[flow/run.sh]
#!/bin/bash
# the make line also repeats each setting of config.mk as NAME=value (left out here)
make -C /OpenROAD-flow-scripts/flow DESIGN_CONFIG=/design/flow/config.mk WORK_HOME=/design/flow/orfs CLKGATE_MAP_FILE= finish
[flow/config.mk]
export PLATFORM = sky130hd
export DESIGN_NAME = CPU
export DESIGN_NICKNAME = CPU
export VERILOG_FILES = /design/flow/design.v
export SDC_FILE = /design/flow/constraint.sdc
export NUM_CORES = 4
export LEC_CHECK = 0
export CAP_MARGIN = 20
export CORE_MARGIN = 2
export CORE_UTILIZATION = 64
export CTS_CLUSTER_SIZE = 63
export SETUP_SLACK_MARGIN = 0.55
export SLEW_MARGIN = 20
[flow/constraint.sdc]
create_clock -name core_clock -period 9.61 [get_ports {clk}]
set_input_delay 1.9220 -clock core_clock [delete_from_list [all_inputs] [get_ports {clk}]]
set_output_delay 1.9220 -clock core_clock [all_outputs]
set_load 0.01 [all_outputs]
[flow/design.v]
module Mux #(parameter N = 4)(
	input [N-1:0] A, B,
	input S,
	output [N-1:0] C
);
assign C = S? A: B;
endmodule 
module Adder #(parameter N = 4)(
    input [N-1:0] A,B,
    output [N-1:0] C
);
assign C = A+B;
endmodule
module Register #(parameter N = 10) (
	input clk, rst,
	input [N-1:0] D,
	input en,
	output logic [N-1:0] Q
);
always_ff @(posedge clk or posedge rst)
	if(rst) Q <= 10'h00;
	else if(en)
		Q <= D;
endmodule 
module Register_File(
    input  logic [3:0] A1, A2, A3,
    input  logic       clk,
    input  logic       rst,
    input  logic       WE3,
    input  logic [31:0] WD3,
    input  logic [31:0] R15,
    output logic [31:0] RD1, RD2
);
    logic [31:0] rf [14:0];   
    always_ff @(posedge clk) begin
        if (rst) begin
            for (int i = 0; i < 15; i++)
                rf[i] <= 32'h00000000;
        end else if (WE3) begin
            rf[A3] <= WD3;
        end
    end
    assign RD1 = (A1 == 4'b1111) ? R15 : rf[A1];
    assign RD2 = (A2 == 4'b1111) ? R15 : rf[A2];
endmodule
module Extender(
    input  logic [23:0] A,
    input  logic [1:0] ImmSrc,
    output logic [31:0] Out
);
 always_comb
    case(ImmSrc)
    2'b00: Out={24'b0,A[7:0]};
    2'b01: Out={20'b0,A[11:0]};
    2'b10: Out={{6{A[23]}},A[23:0],2'b00};
    default: Out=32'bx; 
    endcase
 endmodule
module ALU #(parameter N = 32)(
    input  logic [N-1:0] A,
    input  logic [N-1:0] B,
    input  logic [1:0]   ALUCtrl,
    output logic [N-1:0] Result,
    output logic [3:0]   Flags  
);
    logic [N:0] pre_Result;   
    logic [N:0] pre_Sub;      
    always_comb begin
        Result     = '0;
        pre_Result = '0;
        pre_Sub    = '0;
        Flags      = 4'b0000;
        case (ALUCtrl)
            2'b10: begin   
                Result = A & B;
            end
            2'b11: begin   
                Result = A | B;
            end
            2'b00: begin   
                pre_Result = {1'b0, A} + {1'b0, B};
                Result     = pre_Result[N-1:0];
                Flags[2]   = pre_Result[N];   
                Flags[3]   = (A[N-1] == B[N-1]) && (Result[N-1] != A[N-1]);  
            end
            2'b01: begin   
                pre_Sub    = {1'b0, A} - {1'b0, B};
                Result     = pre_Sub[N-1:0];
                Flags[2]   = pre_Sub[N];   
                Flags[3]   = (A[N-1] != B[N-1]) && (Result[N-1] != A[N-1]);  
            end
        endcase
        Flags[0] = (Result == 0);      
        Flags[1] = Result[N-1];        
    end
endmodule
module Condition_Check(
    input  logic [3:0] Flag,   
    input  logic [3:0] Cond,
    output logic       CondEx
);
logic V, C, N, Z;
assign {V, C, N, Z} = Flag;
always_comb begin
    case (Cond)
        4'b0000: CondEx = Z;                      
        4'b0001: CondEx = ~Z;                     
        4'b0010: CondEx = C;                      
        4'b0011: CondEx = ~C;                     
        4'b0100: CondEx = N;                      
        4'b0101: CondEx = ~N;                     
        4'b0110: CondEx = V;                      
        4'b0111: CondEx = ~V;                     
        4'b1000: CondEx = ~Z & C;                 
        4'b1001: CondEx = Z | ~C;                 
        4'b1010: CondEx = ~(N ^ V);               
        4'b1011: CondEx = N ^ V;                  
        4'b1100: CondEx = ~Z & ~(N ^ V);          
        4'b1101: CondEx = Z | (N ^ V);            
        4'b1110: CondEx = 1'b1;                   
        default: CondEx = 1'b0;                   
    endcase
end
endmodule
module Decoder (
	input logic [1:0] Op,
	input logic[5:0] Funct,
	input logic[3:0] Rd,
	output logic [1:0] FlagW,
	output logic PCS, RegW, MemW, MemtoReg, ALUSrc, 
	output logic [1:0] ImmSrc, RegSrc, ALUControl,
	output logic NoWrite
);
	logic Branch, ALUOP;
	PC_Logic pc_logic_inst(
		.Rd(Rd),
		.Branch(Branch), 
		.RegW(RegW),
		.PCS(PCS)
	);
	Main_Decoder main_decoder_inst(
		.Op(Op),
		.Funct(Funct),
		.Branch(Branch), 
		.RegW(RegW), 
		.MemW(MemW), 
		.MemtoReg(MemtoReg), 
		.ALUSrc(ALUSrc), 
		.ImmSrc(ImmSrc), 
		.RegSrc(RegSrc),
		.ALUOP(ALUOP)
	);
	ALU_Decoder alu_decoder_inst (
		.ALUOP(ALUOP),
		.Funct(Funct[4:0]),
		.ALUControl(ALUControl), 
		.FlagW(FlagW),
		.NoWrite(NoWrite)
	);
endmodule 
module PC_Logic (
	input logic [3:0] Rd,
	input logic Branch, RegW,
	output logic PCS
);
	assign PCS = ((Rd == 4'd15) & RegW) | Branch;
endmodule 
module Main_Decoder (
	input logic [1:0] Op,
	input logic [5:0] Funct,
	output logic Branch, RegW, MemW, MemtoReg, ALUSrc, 
	output logic [1:0] ImmSrc, RegSrc,
	output logic ALUOP
);
    always_comb begin
	     Branch = 0;
        RegW = 0;
        MemW = 0;
        MemtoReg = 0;
        ALUSrc = 0;
        ImmSrc = 2'b00;
        RegSrc = 2'b00;
        ALUOP = 0;
        case (Op)
            2'b00: begin
					 Branch = 0;
					 MemtoReg = 0;
					 MemW = 0;
					 RegW = 1;
					 ALUOP = 1;
                if (Funct[5] == 1'b0) begin
                    ALUSrc = 0;
                    RegSrc = 2'b00;
                end else begin
                    ALUSrc = 1;
                    ImmSrc = 2'b00;
                    RegSrc = 2'b00;  
                end
            end
            2'b01: begin
					 Branch = 0;
					 ALUSrc = 1;
					 ImmSrc = 2'b01;
					 ALUOP = 0;
                if (Funct[0] == 1'b0) begin
                    MemW  = 1;
                    RegW  = 0;
                    RegSrc = 2'b10;
                end else begin
						  MemtoReg = 1;
						  MemW = 0;
						  RegW = 1;
						  RegSrc = 2'b00;
                end
            end
            2'b10: begin
					 Branch = 1;
					 MemtoReg = 0;
					 MemW = 0;
					 ALUSrc = 1;
					 ImmSrc = 2'b10;
					 RegW = 0;
					 RegSrc = 2'b01;
					 ALUOP = 0;
            end
        endcase
    end
endmodule
module ALU_Decoder (
	input logic ALUOP,
	input logic [4:0] Funct,
	output logic [1:0] ALUControl, FlagW,
	output logic NoWrite
);
	always_comb begin
		 case (ALUOP)
			  1'b0: begin
					ALUControl = 2'b00;
					FlagW      = 2'b00;
					NoWrite    = 1'b0;
			  end
			  1'b1: begin
					case (Funct[4:1])
						 4'b0100: begin
							  ALUControl = 2'b00;
							  FlagW      = Funct[0] ? 2'b11 : 2'b00;
							  NoWrite    = 1'b0;
						 end
						 4'b0010: begin
							  ALUControl = 2'b01;
							  FlagW      = Funct[0] ? 2'b11 : 2'b00;
							  NoWrite    = 1'b0;
						 end
						 4'b0000: begin
							  ALUControl = 2'b10;
							  FlagW      = Funct[0] ? 2'b10 : 2'b00;
							  NoWrite    = 1'b0;
						 end
						 4'b1100: begin
							  ALUControl = 2'b11;
							  FlagW      = Funct[0] ? 2'b10 : 2'b00;
							  NoWrite    = 1'b0;
						 end
						 4'b1010: begin 
							  ALUControl = 2'b01;
							  FlagW = 2'b11;
							  NoWrite = 1'b1;
						 end
						 default: begin
							  ALUControl = 2'b00;
							  FlagW      = 2'b00;
							  NoWrite    = 1'b0;
						 end
					endcase
			  end
		 endcase
	end
endmodule 
module Control_Unit(
    input  logic [3:0] Cond,
    input  logic [1:0] Op,
    input  logic [5:0] Funct,
    input  logic [3:0] Rd,
    input  logic [3:0] Flags,
    input  logic       clk,
    input  logic       rst,
    output logic       PCSrc,
    output logic       MemtoReg,
    output logic       MemWrite,
    output logic [1:0] ALUControl,
    output logic       ALUSrc,
    output logic [1:0] ImmSrc,
    output logic       RegWrite,
    output logic [1:0] RegSrc
);
    logic       RegW;
    logic       MemW;
    logic       ALUOP;
    logic       Branch;
    logic       PCS;
    logic       CondEx;
    logic [1:0] FlagW;
    logic [3:0] ALUfLags;
	 logic NoWrite;
	Decoder decoder_inst (
		.Op(Op),
		.Funct(Funct),
		.Rd(Rd),
		.FlagW(FlagW),
		.PCS(PCS), 
		.RegW(RegW), 
		.MemW(MemW), 
		.MemtoReg(MemtoReg), 
		.ALUSrc(ALUSrc), 
		.ImmSrc(ImmSrc), 
		.RegSrc(RegSrc), 
		.ALUControl(ALUControl),
		.NoWrite(NoWrite)
	);
    Register #(2) Register_Flag1(
        .clk(clk), 
        .rst(rst),
        .D(Flags[3:2]),
        .en(FlagW[1] & CondEx),
        .Q(ALUfLags[3:2])
    );
    Register #(2) Register_Flag2(
        .clk(clk), 
        .rst(rst),
        .D(Flags[1:0]),
        .en(FlagW[0] & CondEx),
        .Q(ALUfLags[1:0])
    );
    Condition_Check inst_Condition_Check(
        .Flag(ALUfLags), 
        .Cond(Cond), 
        .CondEx(CondEx)
    );
    assign PCSrc     = PCS & CondEx & ~NoWrite;
    assign RegWrite  = RegW & CondEx;
    assign MemWrite  = MemW & CondEx;
endmodule
module CPU (
	input logic clk, rst,
	input logic [31:0] Instr,
	input logic [31:0] ReadData,
	output logic [31:0] WriteData,
	output logic MemWrite,
	output logic [31:0] PC,
	output logic [31:0] ALUResult,
	output logic [31:0] Result
);
	logic [3:0] RA1, RA2;
	logic [31:0] SrcA, SrcB;
	logic [31:0] next_PC, PCPlus4, PCPlus8;
	logic [31:0] ExtImm;
	logic PCSrc;
	logic MemtoReg;
	logic [1:0] ALUControl;
	logic ALUSrc;
	logic [1:0] ImmSrc;
	logic RegWrite;
	logic [1:0] RegSrc;
	logic [3:0] AluFlags;
	logic started;
	logic load_PC;
	always_ff @(posedge clk or posedge rst) begin
		if (rst)
			started <= 0;
		else
			started <= 1;
	end
	assign load_PC = started;
	Mux #(.N(32)) next_PC_inst (
		.A(Result),
		.B(PCPlus4),
		.S(PCSrc),
		.C(next_PC)
	);
	Register #(.N(32)) PC_Register (
		.clk(clk), 
		.rst(rst),
		.D(next_PC),
		.en(load_PC),
		.Q(PC)
	);
	Mux #(.N(4)) RA1_inst (
		.A(4'd15),
		.B(Instr[19:16]),
		.S(RegSrc[0]),
		.C(RA1)
	);
	Mux #(.N(4)) RA2_inst (
		.A(Instr[15:12]),
		.B(Instr[3:0]),
		.S(RegSrc[1]),
		.C(RA2)
	);
	Adder #(.N(32)) PCPlus4_inst (
		.A(PC),
		.B(32'd4),
		.C(PCPlus4)
	);
	Adder #(.N(32)) PCPlus8_inst (
		.A(32'd8),
		.B(PC),
		.C(PCPlus8)
	);
	Register_File Reg_file_inst (
		.A1(RA1),
		.A2(RA2),
		.A3(Instr[15:12]),
		.clk(clk),
		.rst(rst),
		.WE3(RegWrite),
		.R15(PCPlus8),
		.RD1(SrcA),
		.RD2(WriteData),
		.WD3(Result)
	);
	Extender Extender_ins (
		.A(Instr[23:0]),
		.ImmSrc(ImmSrc),
		.Out(ExtImm)
	);
	Mux #(.N(32)) ALUSrc_inst (
		.A(ExtImm),
		.B(WriteData),
		.S(ALUSrc),
		.C(SrcB)
	);
	ALU #(.N(32)) ALU_inst (
		.A(SrcA),
		.B(SrcB),
		.ALUCtrl(ALUControl),
		.Result(ALUResult),
		.Flags(AluFlags)
	);
	Mux #(.N(32)) MemToReg_inst (
		.A(ReadData),
		.B(ALUResult),
		.S(MemtoReg),
		.C(Result)
	);
	Control_Unit CU_Inst (
		.clk(clk),
		.rst(rst),
		.Cond(Instr[31:28]),
		.Op(Instr[27:26]),
		.Funct(Instr[25:20]),
		.Rd(Instr[15:12]),
		.Flags(AluFlags),
		.PCSrc(PCSrc),
		.MemtoReg(MemtoReg),
		.MemWrite(MemWrite),
		.ALUControl(ALUControl),
		.ALUSrc(ALUSrc),
		.ImmSrc(ImmSrc),
		.RegWrite(RegWrite),
		.RegSrc(RegSrc)
	);
endmodule
==> impl_metrics.env, run 1 <==
# yosys + openroad results
export IMPL_status="stopped before the end"
export IMPL_lastStage="global routing"
export IMPL_stop_error="[ERROR GRT-0232] Routing congestion too high. Check the congestion heatmap in the GUI."
export IMPL_gp_congestion=1.09
export IMPL_edf_count=482
export IMPL_die_height_um=237
export IMPL_grt_util_all_layers_pct=81.4
export IMPL_synth_seq_share_pct=44.4
export IMPL_die_w_um=237
export IMPL_clockBufferDepth=3
export IMPL_synth_flop_count=519
export IMPL_synth_avg_cell_area_um2=9.75
export IMPL_common_cells="nor2_1 (681), edfxtp_1 (482), nand2_1 (351)"
export IMPL_ys_top_cells_by_area="edfxtp_1 (42%), mux4_2 (7.6%), nor2_1 (7.4%), ha_1 (3.9%), nand2_1 (3.8%)"
export IMPL_grt_overflow_total=13
export IMPL_top_area_share_pct=41.7
export IMPL_cts_hold_buf=0
export IMPL_dieArea_mm2=0.0561
export IMPL_rows=85
export IMPL_syn_nets=3733
export IMPL_numCtsBuffers=53
export IMPL_synth_distinct_cells=101
export IMPL_ys_chip_area_mm2=0.0347
export IMPL_place_ws_ns=-0.948
export IMPL_io_pins=195
export IMPL_xor_share_pct=2.00
export IMPL_ff_type="edfxtp_1"
export IMPL_top_area_cell="edfxtp_1"
export IMPL_htree_levels=2
export IMPL_ys_sh_simple_pct=16.1
export IMPL_floorplan_core_util_pct=64.6
export IMPL_ys_cells=3558
export IMPL_yosys_warnings=9
export IMPL_coreArea_mm2=0.0537
export IMPL_compound_area_share_pct=14.7
export IMPL_cts_sinks=519
export IMPL_io_buffers=194
export IMPL_ys_sh_mux_pct=13.3
export IMPL_top_logic_kind="simple AND/OR/NAND/NOR gates"
export IMPL_placedCellCount=4777
export IMPL_ys_sh_adder_pct=3.98
export IMPL_yosysMostFrequentCell="nor2_1"
export IMPL_hpwl_mm=107
export IMPL_synth_cell_area_mm2=0.0347
export IMPL_async_flop_share_pct=7.13
export IMPL_clock_root_buffer="clkbuf_16"
export IMPL_syn_inst=3558
export IMPL_placed_cell_area_mm2=0.0416
what timing repair did:
item,4_1_cts
resized,280
hold endpoints to repair,0
buffers inserted,75
setup endpoints to repair,58
pin swaps,102
cloned,6
per-layer routing:
| layer | track usage [%] | overflow |
|---|---|---|
| met5 | 57.6 | 0 |
| met4 | 75.0 | 5 |
| met3 | 73.8 | 2 |
| met2 | 91.7 | 6 |
| met1 | 82.3 | 0 |
==> run 2, diff against run 1 <==
- ABC_AREA: unset -> 1
- CAP_MARGIN: 20 -> 30
- CELL_PAD_IN_SITES_DETAIL_PLACEMENT: unset -> 1
- CELL_PAD_IN_SITES_GLOBAL_PLACEMENT: unset -> 2
- CORE_ASPECT_RATIO: unset -> 0.94
- CORE_UTILIZATION: 64 -> 47
- CTS_CLUSTER_SIZE: 63 -> unset
- GPL_TIMING_DRIVEN: unset -> 0
- MAX_ROUTING_LAYER: unset -> met5
- MIN_ROUTING_LAYER: unset -> met2
- SETUP_SLACK_MARGIN: 0.55 -> 4.93
- SLEW_MARGIN: 20 -> 35
- TNS_END_PERCENT: unset -> 35
- clock period: 9.61 -> 20.0 ns (I/O delays scaled with it)
==> run 2 against run 1 <==
Net effect: the flow again stops in global routing; area after synthesis up 8.7%; synthesized cell count up 41%; die size up 47%.
==> impl_metrics.env, run 2 <==
# yosys + openroad results
export IMPL_status="stopped before the end"
export IMPL_lastStage="global routing"
export IMPL_stop_error="[ERROR GRT-0116] Global routing finished with congestion. Check the congestion regions in the DRC Viewer."
export IMPL_cts_hold_buf=0
export IMPL_numCtsBuffers=56
export IMPL_common_cells="nand2_1 (1015), nor2_1 (733), inv_1 (497)"
export IMPL_compound_area_share_pct=15.8
export IMPL_synth_distinct_cells=63
export IMPL_clockBufferDepth=3
export IMPL_ys_sh_adder_pct=3.66
export IMPL_cts_sinks=532
export IMPL_die_w_um=296
export IMPL_post_cts_setup_buffers=0
export IMPL_xor_share_pct=1.09
export IMPL_top_logic_kind="simple AND/OR/NAND/NOR gates"
export IMPL_synth_avg_cell_area_um2=7.50
export IMPL_ff_type="edfxtp_1"
export IMPL_synth_cell_area_mm2=0.0377
export IMPL_syn_inst=5026
export IMPL_io_buffers=193
export IMPL_ys_top_cells_by_area="edfxtp_1 (39%), nand2_1 (10%), nor2_1 (7.3%), nand3_1 (6.0%), inv_1 (4.9%)"
export IMPL_hpwl_mm=164
export IMPL_floorplan_core_util_pct=47.5
export IMPL_yosysMostFrequentCell="nand2_1"
export IMPL_top_area_share_pct=39.4
export IMPL_syn_nets=5201
export IMPL_async_flop_share_pct=6.95
export IMPL_gp_congestion=1.37
export IMPL_synth_seq_share_pct=41.9
export IMPL_grt_util_all_layers_pct=88.2
export IMPL_ys_cells=5026
export IMPL_io_pins=195
export IMPL_rows=100
export IMPL_clock_root_buffer="clkbuf_16"
export IMPL_ys_sh_simple_pct=27.0
export IMPL_edf_count=495
export IMPL_ys_chip_area_mm2=0.0377
export IMPL_htree_levels=2
export IMPL_yosys_warnings=9
export IMPL_grt_overflow_total=1279
export IMPL_synth_flop_count=532
export IMPL_ys_sh_mux_pct=0
export IMPL_dieArea_mm2=0.0825
export IMPL_die_height_um=279
export IMPL_top_area_cell="edfxtp_1"
export IMPL_coreArea_mm2=0.0793
run 2: stage by stage:
stage / instances / utilization (%) / area, µm² / hold WS, ns / setup WS (ns)
2_1_floorplan: 5026 / - / 37700 / 0.494 / 8.23
3_3_place_gp: 6290 / 51.7 / 41000 / 0.548 / 4.53
3_5_place_dp: 6295 / 51.9 / 41200 / 0.553 / 4.44
4_1_cts: 6394 / 54.1 / 42900 / 0.585 / 4.95
run 2: timing repair:
action,4_1_cts
endpoints found under the hold margin,0
endpoints found under the setup margin,17
gates resized,11
run 2: metal layers:
layer | overflow | global-route usage, %
met1 | - | -
met2 | 108 | 87.2
met3 | 945 | 101
met4 | 100 | 69.4
met5 | 126 | 86.9
==> run 3, diff against run 2 <==
- ABC_AREA: 1 -> unset
- CAP_MARGIN: 30 -> 20
- CELL_PAD_IN_SITES_DETAIL_PLACEMENT: 1 -> unset
- CELL_PAD_IN_SITES_GLOBAL_PLACEMENT: 2 -> unset
- CORE_ASPECT_RATIO: 0.94 -> unset
- CORE_UTILIZATION: 47 -> 71
- CTS_CLUSTER_SIZE: unset -> 36
- GPL_TIMING_DRIVEN: 0 -> unset
- MAX_ROUTING_LAYER: met5 -> unset
- MIN_ROUTING_LAYER: met2 -> unset
- PLACE_DENSITY_LB_ADDON: unset -> 0.26
- SETUP_SLACK_MARGIN: 4.93 -> 2.81
- SLEW_MARGIN: 35 -> 20
- TNS_END_PERCENT: 35 -> unset
- clock period: 20.0 -> 11.7 ns (I/O delays scaled with it)
==> run 3 against run 2 <==
Net effect: die size decreased by 39%; area after synthesis fell by 8.0%; synthesized cell count is 29% lower; the flow again stops in global routing.
==> impl_metrics.env, run 3 <==
# yosys + openroad results
export IMPL_die_height_um=225
export IMPL_rows=80
export IMPL_io_buffers=194
export IMPL_htree_levels=2
export IMPL_syn_nets=3733
export IMPL_gp_congestion=1.19
export IMPL_yosys_warnings=9
export IMPL_stop_error="[ERROR GRT-0232] Routing congestion too high. Check the congestion heatmap in the GUI."
export IMPL_ys_sh_mux_pct=13.3
export IMPL_top_area_cell="edfxtp_1"
export IMPL_lastStage="global routing"
export IMPL_ys_chip_area_mm2=0.0347
export IMPL_coreArea_mm2=0.0479
export IMPL_common_cells="nor2_1 (681), edfxtp_1 (482), nand2_1 (351)"
export IMPL_status="stopped before the end"
export IMPL_top_logic_kind="simple AND/OR/NAND/NOR gates"
export IMPL_grt_util_all_layers_pct=85.8
export IMPL_grt_overflow_total=34
export IMPL_ys_sh_adder_pct=3.98
export IMPL_synth_seq_share_pct=44.4
export IMPL_edf_count=482
export IMPL_synth_flop_count=519
export IMPL_clockBufferDepth=3
export IMPL_syn_inst=3558
export IMPL_top_area_share_pct=41.7
export IMPL_xor_share_pct=2.00
export IMPL_ys_top_cells_by_area="edfxtp_1 (42%), mux4_2 (7.6%), nor2_1 (7.4%), ha_1 (3.9%), nand2_1 (3.8%)"
export IMPL_synth_distinct_cells=101
export IMPL_dieArea_mm2=0.0506
export IMPL_hpwl_mm=97.4
export IMPL_async_flop_share_pct=7.13
export IMPL_compound_area_share_pct=14.7
export IMPL_cts_sinks=519
export IMPL_ys_cells=3558
export IMPL_die_w_um=225
export IMPL_clock_root_buffer="clkbuf_16"
export IMPL_io_pins=195
export IMPL_synth_avg_cell_area_um2=9.75
export IMPL_ff_type="edfxtp_1"
export IMPL_synth_cell_area_mm2=0.0347
export IMPL_numCtsBuffers=51
export IMPL_floorplan_core_util_pct=72.3
export IMPL_ys_sh_simple_pct=16.1
export IMPL_yosysMostFrequentCell="nor2_1"
-- run 3: routing by layer --
layer / overflow / GRT usage, %
met5: 2 / 63.4
met3: 2 / 79.8
met4: 9 / 82.3
met2: 16 / 94.5
met1: 5 / 85.7
-- run 3: metrics by stage --
step,setup slack (ns),instance area [µm²],instances,power [mW]
4_1_cts,1.62,42500,4534,7.78
3_5_place_dp,0.139,38100,4244,5.47
3_3_place_gp,0.259,38100,4244,5.38
2_1_floorplan,2.05,35300,3558,4.15
-- run 3: what timing repair did --
action | in CTS
endpoints found under the setup margin | 65
pin swaps | 116
resized | 431
hold buffers | 0
cloned | 12
setup buffers | 184
==> run 4, diff against run 3 <==
- CELL_PAD_IN_SITES_DETAIL_PLACEMENT: unset -> 2
- CELL_PAD_IN_SITES_GLOBAL_PLACEMENT: unset -> 0
- CORE_ASPECT_RATIO: unset -> 1.73
- CORE_MARGIN: 2 -> 4
- CORE_UTILIZATION: 71 -> 25
- CTS_CLUSTER_DIAMETER: unset -> 310
- CTS_CLUSTER_SIZE: 36 -> unset
- GPL_ROUTABILITY_DRIVEN: unset -> 0
- MIN_ROUTING_LAYER: unset -> met2
- PLACE_DENSITY_LB_ADDON: 0.26 -> 0.13
- SETUP_SLACK_MARGIN: 2.81 -> unset
- SLEW_MARGIN: 20 -> 0
- clock period: 11.7 -> 20.0 ns (I/O delays scaled with it)
==> run 4 against run 3 <==
Net effect: the run now finishes clean; area after synthesis unchanged; die size rose to 2.9 times the previous value; synthesized cell count stayed put.
==> impl_metrics.env, run 4 <==
# flow metrics
export IMPL_status="complete, no violations"
export IMPL_rsz0062_at_grt="false"
export IMPL_coreArea_mm2=0.138
export IMPL_startpoint="Instr[27]"
export IMPL_warnings=98
export IMPL_power_leader="combinational logic"
export IMPL_ys_sh_mux_pct=13.3
export IMPL_power_frac_seq_pct=31.1
export IMPL_fill_cells=15200
export IMPL_cp_data_required_time_ns=16.00
export IMPL_hold_viol=0
export IMPL_async_flop_share_pct=7.13
export IMPL_synth_cell_area_mm2=0.0347
export IMPL_htree_levels=2
export IMPL_place_ws_ns=2.98
export IMPL_final_core_util_pct=29.5
export IMPL_io_pins=195
export IMPL_yosys_warnings=9
export IMPL_drtPass1Iterations=8
export IMPL_yosysMostFrequentCell="nor2_1"
export IMPL_finalHoldWorstSlack_ns=0.538
export IMPL_syn_to_final_growth_pct=17.2
export IMPL_r2r_end="Reg_file_inst.rf[14][31]"
export IMPL_worstSetupEndpointType="output port"
export IMPL_grt_max_degree=100
export IMPL_setup_viol=0
export IMPL_maxCapViolCount=0
export IMPL_synth_avg_cell_area_um2=9.75
export IMPL_post_cts_setup_buffers=0
export IMPL_common_cells="nor2_1 (681), edfxtp_1 (482), nand2_1 (351)"
export IMPL_slowest_stage="mux2_8"
export IMPL_internal_power_mw=2.52
export IMPL_crit_end="Result[31]"
export IMPL_ys_top_cells_by_area="edfxtp_1 (42%), mux4_2 (7.6%), nor2_1 (7.4%), ha_1 (3.9%), nand2_1 (3.8%)"
export IMPL_drc=0
export IMPL_vdd_ir_drop_max_mv=0.0639
export IMPL_placed_cell_area_mm2=0.0388
export IMPL_grt_pass1_vias=46300
export IMPL_floorplan_core_util_pct=25.2
export IMPL_ys_cells=3558
export IMPL_grt_overflow_total=0
export IMPL_finalWorstSetupSlack_ns=2.31
export IMPL_critPathKind="input pin to output port"
export IMPL_cts_sinks=519
export IMPL_crit_chain="clkdlybuf4s50_1 -> inv_1 -> ha_1 -> nand2b_1 -> mux2_8 -> buf_4 -> mux4_2 -> mux4_2 -> nor2_1 -> mux2i_1 -> ha_1 -> nor2b_1 -> o21ai_0 -> a21oi_1 -> o31ai_1 -> nand3b_1 -> a41oi_1 -> o2bb2ai_1 -> mux2i_1 -> a31oi_4 -> mux2i_4 -> buf_4 -> inv_2 -> clkdlybuf4s50_1"
export IMPL_path_delay_family="multiplexers"
export IMPL_cts_tree="done"
export IMPL_synth_distinct_cells=101
export IMPL_min_from="CU_Inst.Register_Flag1.Q[0]"
export IMPL_finalClockSkew_ns=0.0364
export IMPL_cts_hold_buf=0
export IMPL_tightest_slew_ns=1.25
export IMPL_ys_sh_simple_pct=16.1
export IMPL_clk_pin_slew_ns=0.07
export IMPL_drt_total_wl_mm=187
export IMPL_rows=179
export IMPL_pg_seq_mw=1.39
export IMPL_rr_worst_depth=19
export IMPL_ys_sh_adder_pct=3.98
export IMPL_hold_end="CU_Inst.Register_Flag1.Q[0]"
export IMPL_die_height_um=498
export IMPL_antenna_found_initial=0
export IMPL_power_switching_share_pct=43.6
export IMPL_path_max_fanout=57
export IMPL_cp_buffers_inverters=6
export IMPL_cts_resized_gates=0
export IMPL_max_freq_mhz=56.5
export IMPL_dr_total_vias=41100
export IMPL_xor_share_pct=2.00
export IMPL_hold_path_cell_count=2
export IMPL_clock_root_buffer="clkbuf_16"
export IMPL_die_w_um=291
export IMPL_finalNetCount=3789
export IMPL_fin_setup_tns_ns=0
export IMPL_compound_area_share_pct=14.7
export IMPL_top_logic_kind="simple AND/OR/NAND/NOR gates"
export IMPL_clk_latency_ns=0.68
export IMPL_top_area_share_pct=41.7
export IMPL_ys_chip_area_mm2=0.0347
export IMPL_start_kind="input pin"
export IMPL_edf_count=482
export IMPL_clockBufferDepth=3
export IMPL_ant_nets=0
export IMPL_syn_inst=3558
export IMPL_finalNonFillerCells=5475
export IMPL_syn_nets=3733
export IMPL_grt_pass1_wl_mm=256
export IMPL_path_depth=24
export IMPL_critPathMaxStageDelay_ns=0.80
export IMPL_fin_crit_sh_pct=88.5
export IMPL_grt_util_all_layers_pct=36.8
export IMPL_r2r_slack_ns=12.51
export IMPL_worstPathArrival_ns=13.69
export IMPL_synth_seq_share_pct=44.4
export IMPL_wire_per_inst_um=34.1
export IMPL_hold_path_class="flop to flop"
export IMPL_cellPowerDensity_mw_per_mm2=110
export IMPL_placedCellCount=5366
export IMPL_via_per_inst=7.51
export IMPL_top_area_cell="edfxtp_1"
export IMPL_cellLeakagePower_nw=15.2
export IMPL_dieArea_mm2=0.145
export IMPL_slew_violations=0
export IMPL_relSlewSlack_pct=15.8
export IMPL_p_clk_mw=1.12
export IMPL_synth_flop_count=519
export IMPL_finalPower_mw=4.48
export IMPL_finalCriticalPeriod_ns=17.69
export IMPL_ff_type="edfxtp_1"
export IMPL_p_switching_mw=1.95
export IMPL_timing_rr_start="PC_Register.Q[8]"
export IMPL_p_clk_share_pct=25.1
export IMPL_p_comb_mw=1.96
export IMPL_hpwl_mm=121
export IMPL_io_buffers=194
export IMPL_dr_first_iter_drc_count=9404
export IMPL_numCtsBuffers=52
export IMPL_p_comb_share_pct=43.7
export IMPL_fin_area_mm2=0.0407
[run 4: layout make-up]
cell class              count  area (µm²)  share of cell area (%)
diodes                      8        20.0                  0.0492
clock buffers              61        1340                    3.28
clock inverters            36         479                    1.18
inverters                 172         646                    1.59
multi-input cells        2569       17700                    43.6
flip-flops and latches    519       15400                    37.9
well taps                1810        2260                    5.57
repair buffers            300        2790                    6.87
[run 4: routing by layer]
layer / up-vias / wire length (µm) / share of wire [%] / track usage, %
met3: 1831 / 68100 / 37 / 42.1
met5: - / 1820 / 0.98 / 10.5
met2: 13200 / 93000 / 50 / 46.6
li1: 12900 / - / - / -
met4: 58 / 23700 / 13 / 13.6
met1: 13100 / 0 / 0 / -
==> run 5, diff against run 4 <==
- CAP_MARGIN: 20 -> 15
- CELL_PAD_IN_SITES_DETAIL_PLACEMENT: 2 -> unset
- CELL_PAD_IN_SITES_GLOBAL_PLACEMENT: 0 -> unset
- CORE_ASPECT_RATIO: 1.73 -> unset
- CORE_MARGIN: 4 -> 2
- CORE_UTILIZATION: 25 -> 65
- CTS_CLUSTER_DIAMETER: 310 -> unset
- CTS_CLUSTER_SIZE: unset -> 63
- GPL_ROUTABILITY_DRIVEN: 0 -> unset
- MIN_ROUTING_LAYER: met2 -> unset
- PLACE_DENSITY_LB_ADDON: 0.13 -> unset
- SETUP_SLACK_MARGIN: unset -> 1.21
- SLEW_MARGIN: 0 -> 20
- TNS_END_PERCENT: unset -> 5
- clock period: 20.0 -> 9.53 ns (I/O delays scaled with it)
==> run 5 against run 4 <==
Net effect: the flow now stops in global routing; synthesized cell count unchanged; die size down 62%; area after synthesis unchanged.
==> impl_metrics.env, run 5 <==
# yosys + openroad results
export IMPL_ys_sh_adder_pct=3.98
export IMPL_async_flop_share_pct=7.13
export IMPL_top_area_cell="edfxtp_1"
export IMPL_common_cells="nor2_1 (681), edfxtp_1 (482), nand2_1 (351)"
export IMPL_cts_sinks=519
export IMPL_clockBufferDepth=3
export IMPL_synth_flop_count=519
export IMPL_ys_chip_area_mm2=0.0347
export IMPL_compound_area_share_pct=14.7
export IMPL_yosysMostFrequentCell="nor2_1"
export IMPL_yosys_warnings=9
export IMPL_syn_nets=3733
export IMPL_die_w_um=235
export IMPL_floorplan_core_util_pct=65.9
export IMPL_synth_cell_area_mm2=0.0347
export IMPL_gp_congestion=1.05
export IMPL_placed_cell_area_mm2=0.0417
export IMPL_lastStage="global routing"
export IMPL_coreArea_mm2=0.0527
export IMPL_synth_avg_cell_area_um2=9.75
export IMPL_placedCellCount=4781
export IMPL_stop_error="[ERROR GRT-0232] Routing congestion too high. Check the congestion heatmap in the GUI."
export IMPL_ys_sh_mux_pct=13.3
export IMPL_rows=84
export IMPL_hpwl_mm=111
export IMPL_synth_distinct_cells=101
export IMPL_die_height_um=235
export IMPL_dieArea_mm2=0.0552
export IMPL_io_buffers=194
export IMPL_htree_levels=2
export IMPL_numCtsBuffers=52
export IMPL_io_pins=195
export IMPL_synth_seq_share_pct=44.4
export IMPL_ys_cells=3558
export IMPL_top_area_share_pct=41.7
export IMPL_xor_share_pct=2.00
export IMPL_grt_util_all_layers_pct=90.9
export IMPL_cts_hold_buf=0
export IMPL_syn_inst=3558
export IMPL_grt_overflow_total=485
export IMPL_ff_type="edfxtp_1"
export IMPL_clock_root_buffer="clkbuf_16"
export IMPL_edf_count=482
export IMPL_top_logic_kind="simple AND/OR/NAND/NOR gates"
export IMPL_ys_sh_simple_pct=16.1
export IMPL_status="stopped before the end"
export IMPL_ys_top_cells_by_area="edfxtp_1 (42%), mux4_2 (7.6%), nor2_1 (7.4%), ha_1 (3.9%), nand2_1 (3.8%)"
## run 5: per-stage QoR
stage	worst slack [ns]	total power [mW]
4_1_cts	0.256	9.78
3_5_place_dp	-0.980	7.47
3_3_place_gp	-0.865	7.34
2_1_floorplan	0.751	4.93
## run 5: routing by layer
metal / track usage (%) / overflow
met5: 70.9 / 11
met4: 87.5 / 141
met2: 97.6 / 187
met1: 90.8 / 76
met3: 86.7 / 70
## run 5: what timing repair did
action,in CTS
setup buffers,52
resized,175
gates cloned,3
pin swaps,66
setup endpoints to repair,63
==> run 6, diff against run 5 <==
- ABC_AREA: unset -> 0
- CAP_MARGIN: 15 -> 20
- CORE_MARGIN: 2 -> 3
- CORE_UTILIZATION: 65 -> 26
- CTS_CLUSTER_SIZE: 63 -> unset
- GPL_ROUTABILITY_DRIVEN: unset -> 1
- GPL_TIMING_DRIVEN: unset -> 0
- MAX_ROUTING_LAYER: unset -> met5
- SETUP_SLACK_MARGIN: 1.21 -> -1.07
- TNS_END_PERCENT: 5 -> 55
- clock period: 9.53 -> 29.3 ns (I/O delays scaled with it)
==> run 6 against run 5 <==
Net effect: area after synthesis unchanged; die size up 150%; synthesized cell count unchanged; now clean on timing, DRC and antenna.
==> impl_metrics.env, run 6 <==
# flow metrics
export IMPL_cellPowerDensity_mw_per_mm2=72.1
export IMPL_p_switching_mw=1.25
export IMPL_cp_data_required_time_ns=23.44
export IMPL_drt_total_wl_mm=169
export IMPL_finalWorstSetupSlack_ns=7.84
export IMPL_path_depth=27
export IMPL_syn_nets=3733
export IMPL_warnings=98
export IMPL_gp_congestion=1.02
export IMPL_synth_cell_area_mm2=0.0347
export IMPL_cp_buffers_inverters=10
export IMPL_die_w_um=371
export IMPL_die_height_um=371
export IMPL_finalNonFillerCells=5622
export IMPL_r2r_end="Reg_file_inst.rf[12][23]"
export IMPL_drc=0
export IMPL_start_kind="input pin"
export IMPL_ys_top_cells_by_area="edfxtp_1 (42%), mux4_2 (7.6%), nor2_1 (7.4%), ha_1 (3.9%), nand2_1 (3.8%)"
export IMPL_io_pins=195
export IMPL_syn_to_final_growth_pct=18.6
export IMPL_hpwl_mm=133
export IMPL_use_met3_pct=6.10
export IMPL_edf_count=482
export IMPL_hold_end="CU_Inst.Register_Flag1.Q[0]"
export IMPL_syn_inst=3558
export IMPL_fin_setup_tns_ns=0
export IMPL_synth_avg_cell_area_um2=9.75
export IMPL_ant_nets=0
export IMPL_ys_sh_adder_pct=3.98
export IMPL_r2r_slack_ns=21.83
export IMPL_rr_worst_depth=20
export IMPL_met2_usage_pct=37.0
export IMPL_fin_crit_sh_pct=73.2
export IMPL_hold_viol=0
export IMPL_critPathMaxStageDelay_ns=0.92
export IMPL_coreArea_mm2=0.132
export IMPL_p_comb_mw=1.30
export IMPL_ff_type="edfxtp_1"
export IMPL_path_max_fanout=10
export IMPL_slowest_stage="mux2i_1"
export IMPL_placedCellCount=5518
export IMPL_max_freq_mhz=46.6
export IMPL_path_delay_family="buffers and inverters"
export IMPL_xor_share_pct=2.00
export IMPL_ys_cells=3558
export IMPL_dr_first_iter_drc_count=5002
export IMPL_cts_resized_gates=0
export IMPL_io_buffers=188
export IMPL_p_clk_share_pct=24.8
export IMPL_min_from="CU_Inst.Register_Flag1.Q[0]"
export IMPL_cts_hold_buf=0
export IMPL_async_flop_share_pct=7.13
export IMPL_internal_power_mw=1.71
export IMPL_final_core_util_pct=31.2
export IMPL_clock_root_buffer="clkbuf_16"
export IMPL_numCtsBuffers=55
export IMPL_tightest_slew_ns=1.33
export IMPL_finalClockSkew_ns=0.0264
export IMPL_crit_top_cell="inv_1"
export IMPL_synth_flop_count=519
export IMPL_floorplan_core_util_pct=26.3
export IMPL_startpoint="Instr[27]"
export IMPL_critPathKind="input pin to output port"
export IMPL_dieArea_mm2=0.138
export IMPL_fin_area_mm2=0.0411
export IMPL_drtPass1Iterations=6
export IMPL_power_leader="combinational logic"
export IMPL_ys_chip_area_mm2=0.0347
export IMPL_rsz0062_at_grt="false"
export IMPL_post_cts_setup_buffers=0
export IMPL_pg_seq_mw=0.928
export IMPL_ys_sh_simple_pct=16.1
export IMPL_top_logic_kind="simple AND/OR/NAND/NOR gates"
export IMPL_status="complete, no violations"
export IMPL_clk_pin_slew_ns=0.07
export IMPL_top_area_cell="edfxtp_1"
export IMPL_hold_path_cell_count=2
export IMPL_htree_levels=2
export IMPL_setup_viol=0
export IMPL_power_frac_seq_pct=31.3
export IMPL_worstSetupEndpointType="output port"
export IMPL_p_clk_mw=0.737
export IMPL_wire_per_inst_um=30.0
export IMPL_compound_area_share_pct=14.7
export IMPL_grtUsageMet1_pct=30.4
export IMPL_clockBufferDepth=3
export IMPL_maxCapViolCount=0
export IMPL_power_switching_share_pct=42.3
export IMPL_p_comb_share_pct=43.9
export IMPL_synth_seq_share_pct=44.4
export IMPL_cellLeakagePower_nw=15.3
export IMPL_yosys_warnings=9
export IMPL_dr_total_vias=31700
export IMPL_cts_tree="done"
export IMPL_grt_overflow_total=0
export IMPL_gr_max_usage_layer="met2"
export IMPL_worstPathArrival_ns=15.60
export IMPL_vdd_ir_drop_max_mv=0.0502
export IMPL_ys_sh_mux_pct=13.3
export IMPL_via_per_inst=5.64
export IMPL_grt_pass1_wl_mm=231
export IMPL_finalHoldWorstSlack_ns=0.543
export IMPL_finalPower_mw=2.97
export IMPL_top_area_share_pct=41.7
export IMPL_crit_end="Result[14]"
export IMPL_fill_cells=13600
export IMPL_slew_violations=0
export IMPL_grt_util_all_layers_pct=23.7
export IMPL_finalNetCount=3996
export IMPL_clk_latency_ns=0.64
export IMPL_placed_cell_area_mm2=0.0392
export IMPL_grt_max_degree=44
export IMPL_common_cells="nor2_1 (681), edfxtp_1 (482), nand2_1 (351)"
export IMPL_cts_sinks=519
export IMPL_finalCriticalPeriod_ns=21.46
export IMPL_place_ws_ns=8.28
export IMPL_antenna_found_initial=9
export IMPL_synth_distinct_cells=101
export IMPL_relSlewSlack_pct=11.4
export IMPL_timing_rr_start="PC_Register.Q[8]"
export IMPL_yosysMostFrequentCell="nor2_1"
export IMPL_rows=133
export IMPL_grt_pass1_vias=30000
export IMPL_hold_path_class="flop to flop"
## run 6: area by class of cell
class / count / area (µm²) / area share (%)
plain buffers: 298 / 1250 / 3.04
inverters: 172 / 646 / 1.57
multi-input cells: 2569 / 17500 / 42.5
diodes: 2 / 5.00 / 0.0122
repair buffers: 206 / 2280 / 5.56
clock buffers: 67 / 1440 / 3.51
well taps: 1755 / 2200 / 5.34
flip-flops and latches: 519 / 15400 / 37.4
clock inverters: 34 / 403 / 0.980
## run 6: metal layers
metal | share of wire [%] | vias to the layer above | wire length [µm]
li1 | - | 13400 | -
met5 | 0.021 | - | 36
met3 | 12 | 410 | 19500
met1 | 38 | 15700 | 64900
met4 | 5.7 | 6 | 9590
met2 | 44 | 2173 | 74700
==> run 7, diff against run 6 <==
- ABC_AREA: 0 -> 1
- CAP_MARGIN: 20 -> 30
- CELL_PAD_IN_SITES_DETAIL_PLACEMENT: unset -> 1
- CELL_PAD_IN_SITES_GLOBAL_PLACEMENT: unset -> 2
- CORE_ASPECT_RATIO: unset -> 0.94
- CORE_MARGIN: 3 -> 7
- CORE_UTILIZATION: 26 -> 47
- GPL_ROUTABILITY_DRIVEN: 1 -> unset
- MIN_ROUTING_LAYER: unset -> met2
- PLACE_DENSITY_LB_ADDON: unset -> 0.19
- SETUP_SLACK_MARGIN: -1.07 -> 4.93
- SLEW_MARGIN: 20 -> 10
- TNS_END_PERCENT: 55 -> 35
- clock period: 29.3 -> 20.0 ns (I/O delays scaled with it)
==> run 7 against run 6 <==
Net effect: the flow now stops in global routing; synthesized cell count increased by 41%; die size decreased by 36%; area after synthesis increased by 8.7%.
==> impl_metrics.env, run 7 <==
# yosys + openroad results
export IMPL_ys_sh_adder_pct=3.66
export IMPL_synth_avg_cell_area_um2=7.50
export IMPL_clock_root_buffer="clkbuf_16"
export IMPL_gp_congestion=1.39
export IMPL_syn_inst=5026
export IMPL_rows=100
export IMPL_compound_area_share_pct=15.8
export IMPL_top_area_share_pct=39.4
export IMPL_floorplan_core_util_pct=47.5
export IMPL_synth_seq_share_pct=41.9
export IMPL_lastStage="global routing"
export IMPL_ys_top_cells_by_area="edfxtp_1 (39%), nand2_1 (10%), nor2_1 (7.3%), nand3_1 (6.0%), inv_1 (4.9%)"
export IMPL_ff_type="edfxtp_1"
export IMPL_htree_levels=2
export IMPL_io_pins=195
export IMPL_synth_flop_count=532
export IMPL_syn_nets=5201
export IMPL_top_logic_kind="simple AND/OR/NAND/NOR gates"
export IMPL_ys_cells=5026
export IMPL_ys_sh_mux_pct=0
export IMPL_post_cts_setup_buffers=0
export IMPL_io_buffers=193
export IMPL_common_cells="nand2_1 (1015), nor2_1 (733), inv_1 (497)"
export IMPL_synth_distinct_cells=63
export IMPL_xor_share_pct=1.09
export IMPL_ys_sh_simple_pct=27.0
export IMPL_yosysMostFrequentCell="nand2_1"
export IMPL_cts_sinks=532
export IMPL_hpwl_mm=165
export IMPL_grt_util_all_layers_pct=83.6
export IMPL_numCtsBuffers=57
export IMPL_coreArea_mm2=0.0793
export IMPL_stop_error="[ERROR GRT-0116] Global routing finished with congestion. Check the congestion regions in the DRC Viewer."
export IMPL_die_w_um=306
export IMPL_edf_count=495
export IMPL_grt_overflow_total=986
export IMPL_async_flop_share_pct=6.95
export IMPL_die_height_um=289
export IMPL_ys_chip_area_mm2=0.0377
export IMPL_clockBufferDepth=3
export IMPL_yosys_warnings=9
export IMPL_status="stopped before the end"
export IMPL_dieArea_mm2=0.0884
export IMPL_top_area_cell="edfxtp_1"
export IMPL_synth_cell_area_mm2=0.0377
==> run 7: stage by stage <==
| step | instances | worst slack (ns) | hold WS, ns | util [%] | cell area, µm² |
|---|---|---|---|---|---|
| floorplan | 5026 | 8.23 | 0.494 | - | 37700 |
| global placement | 6290 | 4.56 | 0.541 | 51.7 | 41000 |
| detailed placement | 6311 | 4.49 | 0.549 | 52.2 | 41400 |
| CTS | 6419 | 5.00 | 0.564 | 54.6 | 43300 |
==> run 7: routing by layer <==
| metal | overflow | global-route usage [%] |
|---|---|---|
| met1 | - | - |
| met2 | 87 | 85.0 |
| met3 | 702 | 94.5 |
| met4 | 75 | 64.5 |
| met5 | 122 | 80.6 |
==> run 7: what timing repair did <==
item	in CTS
setup endpoints to repair	14
resized	11
hold buffers	0
==> run 8, diff against run 7 <==
- ABC_AREA: 1 -> unset
- CAP_MARGIN: 30 -> 20
- CELL_PAD_IN_SITES_DETAIL_PLACEMENT: 1 -> unset
- CELL_PAD_IN_SITES_GLOBAL_PLACEMENT: 2 -> unset
- CORE_ASPECT_RATIO: 0.94 -> unset
- CORE_MARGIN: 7 -> 2
- CORE_UTILIZATION: 47 -> 61
- GPL_TIMING_DRIVEN: 0 -> unset
- MAX_ROUTING_LAYER: met5 -> met4
- MIN_ROUTING_LAYER: met2 -> unset
- PLACE_DENSITY_LB_ADDON: 0.19 -> unset
- SETUP_SLACK_MARGIN: 4.93 -> unset
- SLEW_MARGIN: 10 -> 20
- TNS_END_PERCENT: 35 -> unset
- clock period: 20.0 -> 9.53 ns (I/O delays scaled with it)
==> run 8 against run 7 <==
Net effect: die size down 33%; synthesized cell count decreased by 29%; the run again fails in global routing; area after synthesis down 8.0%.
==> impl_metrics.env, run 8 <==
# yosys + openroad results
export IMPL_synth_avg_cell_area_um2=9.75
export IMPL_place_ws_ns=-0.978
export IMPL_grt_overflow_total=4
export IMPL_ff_type="edfxtp_1"
export IMPL_stop_error="[ERROR GRT-0232] Routing congestion too high. Check the congestion heatmap in the GUI."
export IMPL_status="stopped before the end"
export IMPL_syn_inst=3558
export IMPL_ys_top_cells_by_area="edfxtp_1 (42%), mux4_2 (7.6%), nor2_1 (7.4%), ha_1 (3.9%), nand2_1 (3.8%)"
export IMPL_synth_cell_area_mm2=0.0347
export IMPL_lastStage="global routing"
export IMPL_synth_distinct_cells=101
export IMPL_top_logic_kind="simple AND/OR/NAND/NOR gates"
export IMPL_gp_congestion=1.06
export IMPL_top_area_share_pct=41.7
export IMPL_placedCellCount=4865
export IMPL_rows=87
export IMPL_grt_util_all_layers_pct=78.3
export IMPL_ys_chip_area_mm2=0.0347
export IMPL_async_flop_share_pct=7.13
export IMPL_ys_sh_simple_pct=16.1
export IMPL_common_cells="nor2_1 (681), edfxtp_1 (482), nand2_1 (351)"
export IMPL_ys_sh_adder_pct=3.98
export IMPL_die_height_um=242
export IMPL_htree_levels=2
export IMPL_xor_share_pct=2.00
export IMPL_ys_cells=3558
export IMPL_hpwl_mm=111
export IMPL_edf_count=482
export IMPL_compound_area_share_pct=14.7
export IMPL_io_buffers=194
export IMPL_cts_sinks=519
export IMPL_floorplan_core_util_pct=61.6
export IMPL_io_pins=195
export IMPL_synth_seq_share_pct=44.4
export IMPL_dieArea_mm2=0.0588
export IMPL_top_area_cell="edfxtp_1"
export IMPL_coreArea_mm2=0.0563
export IMPL_syn_nets=3733
export IMPL_numCtsBuffers=53
export IMPL_synth_flop_count=519
export IMPL_ys_sh_mux_pct=13.3
export IMPL_die_w_um=242
export IMPL_yosysMostFrequentCell="nor2_1"
export IMPL_clock_root_buffer="clkbuf_16"
export IMPL_clockBufferDepth=3
export IMPL_yosys_warnings=9
[run 8: stage by stage]
stage	cell area [µm²]	util, %	hold WS [ns]
after floorplan	34700	-	0.463
after global placement	41900	74.4	0.486
after CTS	44800	79.5	0.517
after detailed placement	41900	74.4	0.503
[run 8: what timing repair did]
action	4_1_cts
pin swaps	68
resized	191
setup buffers	40
hold buffers	0
endpoints found under the setup margin	51
cloned	8
[run 8: metal layers]
metal / GRT usage, % / GRT overflow
met5: - / -
met4: 67.7 / 1
met3: 67.6 / 0
met2: 89.9 / 3
met1: 79.4 / 0
==> run 9, diff against run 8 <==
- ABC_AREA: unset -> 1
- CAP_MARGIN: 20 -> 30
- CELL_PAD_IN_SITES_DETAIL_PLACEMENT: unset -> 1
- CORE_ASPECT_RATIO: unset -> 0.94
- CORE_UTILIZATION: 61 -> 40
- SLEW_MARGIN: 20 -> 25
- TNS_END_PERCENT: unset -> 10
- clock period: 9.53 -> 20.0 ns (I/O delays scaled with it)
==> run 9 against run 8 <==
Net effect: the run now finishes clean; area after synthesis is 8.7% higher; die size is 65% higher; synthesized cell count is 41% higher.
==> impl_metrics.env, run 9 <==
# flow metrics
export IMPL_xor_share_pct=1.09
export IMPL_p_comb_mw=2.05
export IMPL_final_core_util_pct=44.9
export IMPL_r2r_end="Reg_file_inst.rf[2][30]"
export IMPL_slew_violations=0
export IMPL_edf_count=495
export IMPL_hold_path_class="flop to flop"
export IMPL_startpoint="Instr[27]"
export IMPL_setup_viol=0
export IMPL_rsz0062_at_grt="false"
export IMPL_relSlewSlack_pct=33.2
export IMPL_common_cells="nand2_1 (1015), nor2_1 (733), inv_1 (497)"
export IMPL_maxCapViolCount=0
export IMPL_drc=0
export IMPL_pg_seq_mw=1.40
export IMPL_die_w_um=321
export IMPL_status="complete, no violations"
export IMPL_hold_path_cell_count=2
export IMPL_top_area_cell="edfxtp_1"
export IMPL_r2r_slack_ns=13.30
export IMPL_timing_rr_start="PC_Register.Q[3]"
export IMPL_clk_pin_slew_ns=0.06
export IMPL_clk_latency_ns=0.67
export IMPL_drtPass1Iterations=6
export IMPL_power_switching_share_pct=45.4
export IMPL_ys_top_cells_by_area="edfxtp_1 (39%), nand2_1 (10%), nor2_1 (7.3%), nand3_1 (6.0%), inv_1 (4.9%)"
export IMPL_crit_top_cell="nand2_1"
export IMPL_path_delay_family="buffers and inverters"
export IMPL_yosys_warnings=9
export IMPL_worstPathArrival_ns=12.40
export IMPL_io_buffers=194
export IMPL_fill_cells=11600
export IMPL_top_logic_kind="simple AND/OR/NAND/NOR gates"
export IMPL_finalCriticalPeriod_ns=16.40
export IMPL_cts_resized_gates=0
export IMPL_hold_viol=0
export IMPL_coreArea_mm2=0.0937
export IMPL_critPathKind="input pin to output port"
export IMPL_grt_pass1_vias=38100
export IMPL_dieArea_mm2=0.0967
export IMPL_antenna_found_initial=0
export IMPL_synth_avg_cell_area_um2=7.50
export IMPL_ys_sh_adder_pct=3.66
export IMPL_crit_end="Result[22]"
export IMPL_via_per_inst=6.11
export IMPL_finalClockSkew_ns=0.0334
export IMPL_cellPowerDensity_mw_per_mm2=108
export IMPL_worstSetupEndpointType="output port"
export IMPL_numCtsBuffers=58
export IMPL_syn_inst=5026
export IMPL_htree_levels=2
export IMPL_io_pins=195
export IMPL_ant_nets=0
export IMPL_grt_util_all_layers_pct=37.5
export IMPL_floorplan_core_util_pct=40.2
export IMPL_ys_chip_area_mm2=0.0377
export IMPL_ff_latch_area_mm2=0.0158
export IMPL_yosysMostFrequentCell="nand2_1"
export IMPL_ys_cells=5026
export IMPL_wire_per_inst_um=28.6
export IMPL_rows=109
export IMPL_max_freq_mhz=61.0
export IMPL_ff_type="edfxtp_1"
export IMPL_grt_max_degree=176
export IMPL_p_clk_mw=1.07
export IMPL_cts_hold_buf=0
export IMPL_synth_cell_area_mm2=0.0377
export IMPL_grt_overflow_total=0
export IMPL_syn_to_final_growth_pct=11.5
export IMPL_async_flop_share_pct=6.95
export IMPL_cp_data_required_time_ns=16.00
export IMPL_p_switching_mw=2.05
export IMPL_dr_first_iter_drc_count=4874
export IMPL_min_from="PC_Register.Q[0]"
export IMPL_gp_congestion=1.04
export IMPL_finalNonFillerCells=6309
export IMPL_power_leader="combinational logic"
export IMPL_ys_sh_mux_pct=0
export IMPL_grt_pass1_wl_mm=258
export IMPL_finalNetCount=5213
export IMPL_vdd_ir_drop_max_mv=0.0747
export IMPL_logic_area_mm2=0.0181
export IMPL_path_depth=32
export IMPL_cellLeakagePower_nw=17.4
export IMPL_compound_area_share_pct=15.8
export IMPL_path_max_fanout=77
export IMPL_dr_total_vias=38600
export IMPL_p_clk_share_pct=23.8
export IMPL_placedCellCount=6197
export IMPL_clockBufferDepth=3
export IMPL_die_height_um=302
export IMPL_clock_root_buffer="clkbuf_16"
export IMPL_hold_end="PC_Register.Q[0]"
export IMPL_hpwl_mm=120
export IMPL_synth_flop_count=532
export IMPL_p_comb_share_pct=45.3
export IMPL_internal_power_mw=2.47
export IMPL_top_area_share_pct=39.4
export IMPL_start_kind="input pin"
export IMPL_drt_total_wl_mm=180
export IMPL_synth_distinct_cells=63
export IMPL_tightest_slew_ns=1.00
export IMPL_critPathMaxStageDelay_ns=0.79
export IMPL_finalPower_mw=4.52
export IMPL_rr_worst_depth=28
export IMPL_ys_sh_simple_pct=27.0
export IMPL_synth_seq_share_pct=41.9
export IMPL_fin_crit_sh_pct=82.0
export IMPL_syn_nets=5201
export IMPL_cts_tree="done"
export IMPL_cts_sinks=532
export IMPL_fin_setup_tns_ns=0
export IMPL_post_cts_setup_buffers=0
export IMPL_warnings=104
export IMPL_cp_buffers_inverters=9
export IMPL_power_frac_seq_pct=30.9
export IMPL_slowest_stage="buf_4"
## run 9: final cells by class
class / count / area share [%]
tap: 1221 / 3.63
timing repair buffer: 278 / 6.27
sequential: 532 / 37.5
antenna: 1 / 0.00595
multi-input combinational: 3578 / 43.0
clock buffer: 76 / 3.69
clock inverter: 33 / 0.583
inverter: 590 / 5.31
## run 9: routing by layer
layer  up-vias  wire length, µm  global-route usage (%)
met3       588            18800                    6.94
met2      2358            78500                    55.6
li1      16700                -                       -
met5         -                0                       -
met4         0            10700                    19.3
met1     18900            72100                    48.8
## run 9: through the flow
| step | area [µm²] | hold WS, ns | setup WS [ns] |
|---|---|---|---|
| 2_1_floorplan | 37700 | 0.494 | 8.23 |
| 3_3_place_gp | 40200 | 0.524 | 3.93 |
| 3_5_place_dp | 40200 | 0.524 | 3.81 |
| 4_1_cts | 42000 | 0.543 | 3.77 |
| 5_1_grt | 42100 | 0.599 | 3.50 |
| 6_report | 42100 | 0.548 | 3.60 |
==> run 10, diff against run 9 <==
- ABC_AREA: 1 -> unset
- CAP_MARGIN: 30 -> 20
- CELL_PAD_IN_SITES_DETAIL_PLACEMENT: 1 -> unset
- CORE_ASPECT_RATIO: 0.94 -> unset
- CORE_UTILIZATION: 40 -> 44
- MAX_ROUTING_LAYER: met4 -> unset
- SLEW_MARGIN: 25 -> 20
- TNS_END_PERCENT: 10 -> unset
- clock period: 20.0 -> 10.6 ns (I/O delays scaled with it)
==> run 10 against run 9 <==
Net effect: core utilization increased by 11 points; global-route usage shrank 1.5 points; register-to-register slack worse by 9.3 ns.
==> impl_metrics.env, run 10 <==
# flow metrics
export IMPL_final_core_util_pct=56.4
export IMPL_hold_end="CU_Inst.Register_Flag1.Q[0]"
export IMPL_ys_sh_mux_pct=13.3
export IMPL_rows=102
export IMPL_finalClockSkew_ns=0.0254
export IMPL_dieArea_mm2=0.0811
export IMPL_wire_per_inst_um=28.9
export IMPL_dr_total_vias=32100
export IMPL_grt_overflow_total=0
export IMPL_ys_chip_area_mm2=0.0347
export IMPL_setup_viol=0
export IMPL_p_clk_share_pct=22.1
export IMPL_hold_path_cell_count=2
export IMPL_tightest_slew_ns=1.16
export IMPL_vdd_ir_drop_max_mv=0.137
export IMPL_cp_data_required_time_ns=8.48
export IMPL_r2r_slack_ns=4.05
export IMPL_htree_levels=2
export IMPL_pg_seq_mw=2.59
export IMPL_slowest_stage="mux4_2"
export IMPL_ys_top_cells_by_area="edfxtp_1 (42%), mux4_2 (7.6%), nor2_1 (7.4%), ha_1 (3.9%), nand2_1 (3.8%)"
export IMPL_compound_area_share_pct=14.7
export IMPL_p_comb_mw=4.30
export IMPL_hold_path_class="flop to flop"
export IMPL_die_w_um=285
export IMPL_internal_power_mw=5.33
export IMPL_ff_latch_area_mm2=0.0154
export IMPL_synth_avg_cell_area_um2=9.75
export IMPL_path_delay_family="buffers and inverters"
export IMPL_path_max_fanout=12
export IMPL_clockBufferDepth=3
export IMPL_drtPass1Iterations=6
export IMPL_start_kind="input pin"
export IMPL_coreArea_mm2=0.0777
export IMPL_grt_pass1_vias=30900
export IMPL_status="complete, no violations"
export IMPL_synth_cell_area_mm2=0.0347
export IMPL_clock_root_buffer="clkbuf_16"
export IMPL_common_cells="nor2_1 (681), edfxtp_1 (482), nand2_1 (351)"
export IMPL_xor_share_pct=2.00
export IMPL_grt_pass1_wl_mm=212
export IMPL_worstSetupEndpointType="output port"
export IMPL_crit_end="Result[31]"
export IMPL_gp_congestion=0.984
export IMPL_critPathMaxStageDelay_ns=0.58
export IMPL_finalHoldWorstSlack_ns=0.509
export IMPL_drc=0
export IMPL_timing_rr_start="PC_Register.Q[3]"
export IMPL_syn_to_final_growth_pct=26.3
export IMPL_yosys_warnings=9
export IMPL_clk_pin_slew_ns=0.07
export IMPL_critPathKind="input pin to output port"
export IMPL_ys_sh_simple_pct=16.1
export IMPL_power_frac_seq_pct=29.3
export IMPL_p_comb_share_pct=48.7
export IMPL_p_clk_mw=1.95
export IMPL_finalNonFillerCells=5163
export IMPL_finalPower_mw=8.84
export IMPL_dr_first_iter_drc_count=4493
export IMPL_fin_area_mm2=0.0438
export IMPL_fin_setup_tns_ns=0
export IMPL_finalNetCount=4250
export IMPL_maxCapViolCount=0
export IMPL_warnings=100
export IMPL_place_ws_ns=-0.238
export IMPL_numCtsBuffers=55
export IMPL_r2r_end="Reg_file_inst.rf[7][31]"
export IMPL_cts_tree="done"
export IMPL_ys_cells=3558
export IMPL_cts_hold_buf=0
export IMPL_placed_cell_area_mm2=0.0414
export IMPL_edf_count=482
export IMPL_io_buffers=194
export IMPL_drt_total_wl_mm=149
export IMPL_rr_worst_depth=25
export IMPL_grt_util_all_layers_pct=35.9
export IMPL_cp_buffers_inverters=11
export IMPL_power_switching_share_pct=39.8
export IMPL_via_per_inst=6.23
export IMPL_grt_max_degree=67
export IMPL_ff_type="edfxtp_1"
export IMPL_io_pins=195
export IMPL_syn_nets=3733
export IMPL_rsz0062_at_grt="true"
export IMPL_cts_sinks=519
export IMPL_logic_area_mm2=0.0180
export IMPL_top_area_cell="edfxtp_1"
export IMPL_floorplan_core_util_pct=44.6
export IMPL_fill_cells=6909
export IMPL_worstPathArrival_ns=8.31
export IMPL_finalWorstSetupSlack_ns=0.167
export IMPL_ant_nets=0
export IMPL_cellPowerDensity_mw_per_mm2=202
export IMPL_relSlewSlack_pct=22.1
export IMPL_startpoint="Instr[27]"
export IMPL_antenna_found_initial=3
export IMPL_cellLeakagePower_nw=17.7
export IMPL_async_flop_share_pct=7.13
export IMPL_min_from="CU_Inst.Register_Flag1.Q[0]"
export IMPL_hold_viol=0
export IMPL_hpwl_mm=105
export IMPL_finalCriticalPeriod_ns=10.43
export IMPL_p_switching_mw=3.52
export IMPL_fin_crit_sh_pct=98.4
export IMPL_ys_sh_adder_pct=3.98
export IMPL_placedCellCount=5035
export IMPL_path_depth=29
export IMPL_synth_distinct_cells=101
export IMPL_power_leader="combinational logic"
export IMPL_yosysMostFrequentCell="nor2_1"
export IMPL_top_logic_kind="simple AND/OR/NAND/NOR gates"
export IMPL_crit_top_cell="buf_4"
export IMPL_max_freq_mhz=95.9
export IMPL_clk_latency_ns=0.64
export IMPL_die_height_um=285
export IMPL_slew_violations=0
export IMPL_synth_seq_share_pct=44.4
export IMPL_synth_flop_count=519
export IMPL_top_area_share_pct=41.7
export IMPL_syn_inst=3558
[run 10: layout make-up]
class	count	share of cell area [%]
Clock inverter	33	0.677
Sequential cell	519	35.2
Tap cell	1040	2.97
Multi-Input combinational cell	2569	41.1
Inverter	172	1.48
Timing Repair Buffer	758	15.3
Clock buffer	70	3.37
Antenna cell	2	0.0114
[run 10: repair_timing]
action                     CTS  global route
hold endpoints to repair     0             0
setup endpoints to repair   16            30
buffers inserted             9            14
gates resized               45            80
pin swaps                   20            41
[run 10: metal layers]
metal  share of wire (%)  track usage (%)  routed length [µm]
met5              0.0087                0                  13
met2                  44             54.5               65100
met1                  38             47.7               56300
met4                 5.0             15.5                7400
met3                  14             11.0               20400
==> run 11, diff against run 10 <==
- ABC_AREA: unset -> 1
- CAP_MARGIN: 20 -> 30
- CELL_PAD_IN_SITES_DETAIL_PLACEMENT: unset -> 1
- CORE_ASPECT_RATIO: unset -> 0.94
- CORE_UTILIZATION: 44 -> 47
- MAX_ROUTING_LAYER: unset -> met4
- MIN_ROUTING_LAYER: unset -> met2
- SETUP_SLACK_MARGIN: unset -> 4.93
- SLEW_MARGIN: 20 -> 25
- TNS_END_PERCENT: unset -> 10
- clock period: 10.6 -> 20.0 ns (I/O delays scaled with it)
==> run 11 against run 10 <==
Net effect: the run now fails in global routing; area after synthesis increased by 8.7%; die size increased by 1.8%; synthesized cell count increased by 41%.
==> impl_metrics.env, run 11 <==
# yosys + openroad results
export IMPL_status="stopped before the end"
export IMPL_lastStage="global routing"
export IMPL_stop_error="[ERROR GRT-0116] Global routing finished with congestion. Check the congestion regions in the DRC Viewer."
export IMPL_ff_type="edfxtp_1"
export IMPL_top_area_share_pct=39.4
export IMPL_syn_nets=5201
export IMPL_cts_sinks=532
export IMPL_grt_overflow_total=778
export IMPL_ys_sh_mux_pct=0
export IMPL_placed_cell_area_mm2=0.0400
export IMPL_grt_util_all_layers_pct=90.3
export IMPL_top_logic_kind="simple AND/OR/NAND/NOR gates"
export IMPL_hpwl_mm=135
export IMPL_die_w_um=296
export IMPL_htree_levels=2
export IMPL_synth_seq_share_pct=41.9
export IMPL_synth_distinct_cells=63
export IMPL_compound_area_share_pct=15.8
export IMPL_ys_sh_adder_pct=3.66
export IMPL_placedCellCount=6034
export IMPL_numCtsBuffers=57
export IMPL_clock_root_buffer="clkbuf_16"
export IMPL_async_flop_share_pct=6.95
export IMPL_synth_avg_cell_area_um2=7.50
export IMPL_rows=100
export IMPL_yosysMostFrequentCell="nand2_1"
export IMPL_synth_cell_area_mm2=0.0377
export IMPL_die_height_um=279
export IMPL_place_ws_ns=4.29
export IMPL_top_area_cell="edfxtp_1"
export IMPL_floorplan_core_util_pct=47.5
export IMPL_syn_inst=5026
export IMPL_ys_chip_area_mm2=0.0377
export IMPL_clockBufferDepth=3
export IMPL_io_pins=195
export IMPL_synth_flop_count=532
export IMPL_common_cells="nand2_1 (1015), nor2_1 (733), inv_1 (497)"
export IMPL_gp_congestion=1.15
export IMPL_ys_cells=5026
export IMPL_ys_top_cells_by_area="edfxtp_1 (39%), nand2_1 (10%), nor2_1 (7.3%), nand3_1 (6.0%), inv_1 (4.9%)"
export IMPL_edf_count=495
export IMPL_xor_share_pct=1.09
export IMPL_yosys_warnings=9
export IMPL_coreArea_mm2=0.0793
export IMPL_dieArea_mm2=0.0825
export IMPL_io_buffers=194
export IMPL_ys_sh_simple_pct=27.0
## run 11: repair_timing
action / in CTS
pin swaps: 2
gates resized: 21
hold buffers: 0
setup endpoints to repair: 35
gates cloned: 3
hold endpoints to repair: 0
setup buffers: 4
## run 11: routing by layer
| layer | overflow | GRT usage (%) |
|---|---|---|
| met1 | - | - |
| met2 | 122 | 91.5 |
| met3 | 514 | 97.0 |
| met4 | 142 | 76.7 |
| met5 | - | - |
Power is estimated from default activity; no workload was simulated.
